==> run a: inputs <==
==> flow/design.v <==
module SME(clk,reset,chardata,isstring,ispattern,valid,match,match_index);
  input clk;
  input reset;
  input [7:0] chardata;
  input isstring;
  input ispattern;
  output match;
  output [4:0] match_index;
  output valid;
  reg match;
  reg [4:0] match_index;
  reg valid;
  reg [7:0] string_data [31:0];
  reg [5:0] string_length;
  reg [7:0] pattern_data [7:0];
  reg [3:0] pattern_length;
  reg [1:0] state;
  reg [5:0] string_counter;
  reg [3:0] pattern_counter;
  reg fresh;             
  reg [5:0] head;        
  reg star_seen;         
  reg [3:0] star_pattern;  
  reg [5:0] star_string;   
  parameter DATA_READ   = 0;
  parameter FIND_HEAD   = 1;
  parameter CHECK_DATA  = 2;
  parameter DATA_OUT    = 3;
  always@(*) valid <= (state == DATA_OUT);
  wire anchored = (pattern_data[0] == "^");
  wire [7:0] pchar = pattern_data[pattern_counter[2:0]];
  wire [7:0] schar = string_data[string_counter[4:0]];
  wire [7:0] prev_char = string_data[head[4:0] - 5'd1];
  wire at_end = (string_counter >= string_length);
  always @(posedge clk or posedge reset) begin
    if(reset)begin
      state <= DATA_READ;
      string_length <= 0;
      pattern_length <= 0;
      match_index <= 0;
      match <= 0;
      fresh <= 1;
      head <= 0;
      star_seen <= 0;
    end
    else begin
      case(state)
        DATA_READ:begin
          if(isstring)begin
            if(fresh)begin
              string_length <= 1;
              string_data[0] <= chardata;
            end
            else begin
              string_length <= string_length + 1;
              string_data[string_length[4:0]] <= chardata;
            end
            pattern_length <= 0;
            fresh <= 0;
          end
          else if(ispattern)begin
            pattern_length <= pattern_length + 1;
            pattern_data[pattern_length[2:0]] <= chardata;
            fresh <= 0;
          end
          else if(pattern_length != 0)begin
            state <= FIND_HEAD;
            head <= 0;
          end
        end
        FIND_HEAD:begin
          if(head >= string_length)begin
            state <= DATA_OUT;
            match <= 0;
            match_index <= 0;
          end
          else if(anchored && head != 0 && prev_char != " ")begin
            head <= head + 1;
          end
          else begin
            state <= CHECK_DATA;
            string_counter <= head;
            pattern_counter <= anchored ? 4'd1 : 4'd0;
            star_seen <= 0;
          end
        end
        CHECK_DATA:begin
          if(pattern_counter >= pattern_length)begin  
            state <= DATA_OUT;
            match <= 1;
            match_index <= head[4:0];
          end
          else if(pchar == "*")begin
            star_seen <= 1;
            star_pattern <= pattern_counter + 1;
            star_string <= string_counter;
            pattern_counter <= pattern_counter + 1;
          end
          else if(pchar == "$" && at_end)begin
            pattern_counter <= pattern_counter + 1;
          end
          else if(!at_end && ( schar == pchar || pchar == "."
                              || (pchar == "$" && schar == " ") ))begin
            string_counter <= string_counter + 1;
            pattern_counter <= pattern_counter + 1;
          end
          else if(star_seen && star_string < string_length)begin
            star_string <= star_string + 1;
            string_counter <= star_string + 1;
            pattern_counter <= star_pattern;
          end
          else begin
            state <= FIND_HEAD;
            head <= head + 1;
          end
        end
        DATA_OUT:begin
          match <= 0;
          match_index <= 0;
          fresh <= 1;
          pattern_length <= 0;
          state <= DATA_READ;
          if(isstring)begin
            string_length <= 1;
            string_data[0] <= chardata;
            fresh <= 0;
          end
          else if(ispattern)begin
            pattern_length <= 1;
            pattern_data[0] <= chardata;
            fresh <= 0;
          end
        end
        default begin
          state <= DATA_READ;
        end
      endcase
    end
  end
endmodule
==> flow/run.sh <==
#!/bin/bash
# the make line also repeats each setting of config.mk as NAME=value (left out here)
make -C /OpenROAD-flow-scripts/flow DESIGN_CONFIG=/design/flow/config.mk WORK_HOME=/design/flow/orfs CLKGATE_MAP_FILE= finish
==> flow/config.mk <==
export PLATFORM = sky130hd
export DESIGN_NAME = SME
export DESIGN_NICKNAME = SME
export VERILOG_FILES = /design/flow/design.v
export SDC_FILE = /design/flow/constraint.sdc
export NUM_CORES = 4
export LEC_CHECK = 0
export ABC_AREA = 1
export CAP_MARGIN = 20
export CELL_PAD_IN_SITES_DETAIL_PLACEMENT = 0
export CELL_PAD_IN_SITES_GLOBAL_PLACEMENT = 3
export CORE_ASPECT_RATIO = 0.72
export CORE_MARGIN = 3
export CORE_UTILIZATION = 27
export GPL_TIMING_DRIVEN = 0
export MAX_ROUTING_LAYER = met5
export MIN_ROUTING_LAYER = met1
export SETUP_SLACK_MARGIN = 0.8
export SLEW_MARGIN = 15
export TNS_END_PERCENT = 10
==> flow/constraint.sdc <==
create_clock -name core_clock -period 4.81 [get_ports {clk}]
set_input_delay 0.9620 -clock core_clock [delete_from_list [all_inputs] [get_ports {clk}]]
set_output_delay 0.9620 -clock core_clock [all_outputs]
set_load 0.01 [all_outputs]
==> run b: changes against run a <==
- CELL_PAD_IN_SITES_GLOBAL_PLACEMENT: 3 -> 0
- CORE_UTILIZATION: 27 -> 65
- GPL_TIMING_DRIVEN: 0 -> 1
==> comparison table <==
quantity                                                                run a                    run b
Total tool warning count                                                   49                       50
Period Utilization, post-route                                          82.3%                    82.7%
Met1 usage                                                              41.7%                    64.5%
Pin count of the biggest net entering global routing                       41                       89
Critical path's largest stage delay                                   0.94 ns                  0.84 ns
Crit path required time                                               5.02 ns                  5.04 ns
CP max stage cell                                     sky130_fd_sc_hd__nor2_1  sky130_fd_sc_hd__nor3_1
Clock Pin Slew Worst Setup and Hold Paths                             0.06 ns                  0.07 ns
Filler instances                                                         7614                     2135
Floorplan die area                                                  76700 µm²                32600 µm²
Row Count                                                                  83                       53
Wire length of the first global-routing pass                        137000 µm                106000 µm
Arrival @ worst endpoint                                              4.16 ns                  4.21 ns
Outcome                                                        finished clean           finished clean
Worst slack at placement                                          -0.00135 ns                 0.541 ns
Final Critical Period                                                 3.96 ns                  3.98 ns
NonClk Buf Share                                                        4.35%                    2.59%
Clock latency on the worst-skew pair                                  0.60 ns                  0.55 ns
WL per Instance                                                       30.1 µm                  27.7 µm


==> inputs of v16 <==
Starts from the design.v that is shown in full above.
Settings: LEC_CHECK=0, CAP_MARGIN=40, CORE_MARGIN=2, CORE_UTILIZATION=72, CTS_CLUSTER_DIAMETER=204, CTS_CLUSTER_SIZE=15, PLACE_DENSITY_LB_ADDON=0.03, SETUP_SLACK_MARGIN=1.44, SLEW_MARGIN=10; clock period 4.84 ns.
run.sh (not shown) runs the stock make flow with config.mk's settings and CLKGATE_MAP_FILE=.
==> v19 (differences from v16) <==
CAP_MARGIN = 20   (was 40)
CORE_UTILIZATION = 34   (was 72)
CTS_CLUSTER_DIAMETER = unset   (was 204)
CTS_CLUSTER_SIZE = unset   (was 15)
GPL_ROUTABILITY_DRIVEN = 1   (was unset)
MIN_ROUTING_LAYER = met1   (was unset)
PLACE_DENSITY_LB_ADDON = 0.14   (was 0.03)
SETUP_SLACK_MARGIN = -0.37   (was 1.44)
SLEW_MARGIN = 20   (was 10)
==> flow/constraint.sdc (replaced) <==
create_clock -name core_clock -period 6.21 [get_ports {clk}]
set_input_delay 1.2420 -clock core_clock [delete_from_list [all_inputs] [get_ports {clk}]]
set_output_delay 1.2420 -clock core_clock [all_outputs]
set_load 0.01 [all_outputs]
==> results <==
Post-CTS Setup Bufs: v16 51; v19 0
Dpl cell area: v16 20500 sq um; v19 20400 sq um
Starting density of the core: v16 73.6%; v19 34.3%
HPWL after detailed placement: v16 50.6 mm; v19 66.1 mm
Setup slack at placement: v16 0.147 ns; v19 0.551 ns
Die boundary height: v16 168 um; v19 242 um
Status: v16 aborted with a tool error; v19 timing/DRC/antenna clean
Stage where the flow stopped: v16 global routing; v19 -
Core area: v16 26200 sq um; v19 56300 sq um
Placed cell count: v16 1996; v19 2369
H-tree levels: v16 1; v19 2
Cells resized by post-CTS repair: v16 104; v19 0
Cts bufs inserted: v16 28; v19 43
GP Congestion: v16 1.56; v19 1.08
X dimension of the die: v16 168 um; v19 242 um
Number of core rows: v16 59; v19 87


==> job 8855 <==
// SME: RTL as listed in full above, without the edits since
make LEC_CHECK=0 ABC_AREA=0 CAP_MARGIN=20 CELL_PAD_IN_SITES_DETAIL_PLACEMENT=0 CELL_PAD_IN_SITES_GLOBAL_PLACEMENT=3 CORE_ASPECT_RATIO=0.52 CORE_MARGIN=3 CORE_UTILIZATION=21 CTS_CLUSTER_SIZE=73 GPL_ROUTABILITY_DRIVEN=1 GPL_TIMING_DRIVEN=1 HOLD_SLACK_MARGIN=-0.0 MAX_ROUTING_LAYER=met4 MIN_ROUTING_LAYER=met1 PLACE_DENSITY=0.48 SETUP_SLACK_MARGIN=0.8 SLEW_MARGIN=30 TNS_END_PERCENT=10 finish   # period 5.78 ns
==> inputs of job 5878, as changes to job 8855 <==
ABC_AREA = default   (was 0)
CELL_PAD_IN_SITES_DETAIL_PLACEMENT = default   (was 0)
CELL_PAD_IN_SITES_GLOBAL_PLACEMENT = default   (was 3)
CORE_ASPECT_RATIO = default   (was 0.52)
CORE_MARGIN = 2   (was 3)
CORE_UTILIZATION = 70   (was 21)
CTS_CLUSTER_SIZE = 24   (was 73)
GPL_ROUTABILITY_DRIVEN = default   (was 1)
GPL_TIMING_DRIVEN = default   (was 1)
HOLD_SLACK_MARGIN = default   (was -0.0)
MAX_ROUTING_LAYER = default   (was met4)
MIN_ROUTING_LAYER = default   (was met1)
PLACE_DENSITY = default   (was 0.48)
SETUP_SLACK_MARGIN = default   (was 0.8)
SLEW_MARGIN = 20   (was 30)
TNS_END_PERCENT = default   (was 10)
==> flow/constraint.sdc (replaced) <==
create_clock -name core_clock -period 2.57 [get_ports {clk}]
set_input_delay 0.5140 -clock core_clock [delete_from_list [all_inputs] [get_ports {clk}]]
set_output_delay 0.5140 -clock core_clock [all_outputs]
set_load 0.01 [all_outputs]
==> comparison table <==
|  | job 8855 | job 5878 |
|---|---|---|
| Site row count | 79 | 60 |
| Run status | timing/DRC/antenna clean | stopped before the end |
| Stage where the flow stopped | - | global routing |
| Number of placed instances, taps included | 2,877 | 2,402 |
| Placed Instance Area | 21,500 um2 | 23,800 um2 |
| Count of instances resized after the clock tree is built | 11 | 127 |
| TritonCTS Buffers | 39 | 37 |
| Die Height | 225 um | 170 um |
| Gpl congestion | 1.00 | 1.44 |
| Buffers inserted during post-CTS setup optimization | 5 | 29 |
| HPWL after DPL | 92.6 mm | 59.5 mm |
| Total core area | 90,200 um2 | 27,000 um2 |
| Total Die Area | 95,700 um2 | 28,900 um2 |
| DP Worst Slack | 384 ps | -2060 ps |
| Width of the die | 426 um | 170 um |
| Floorplan Utilization | 0.214 | 0.714 |
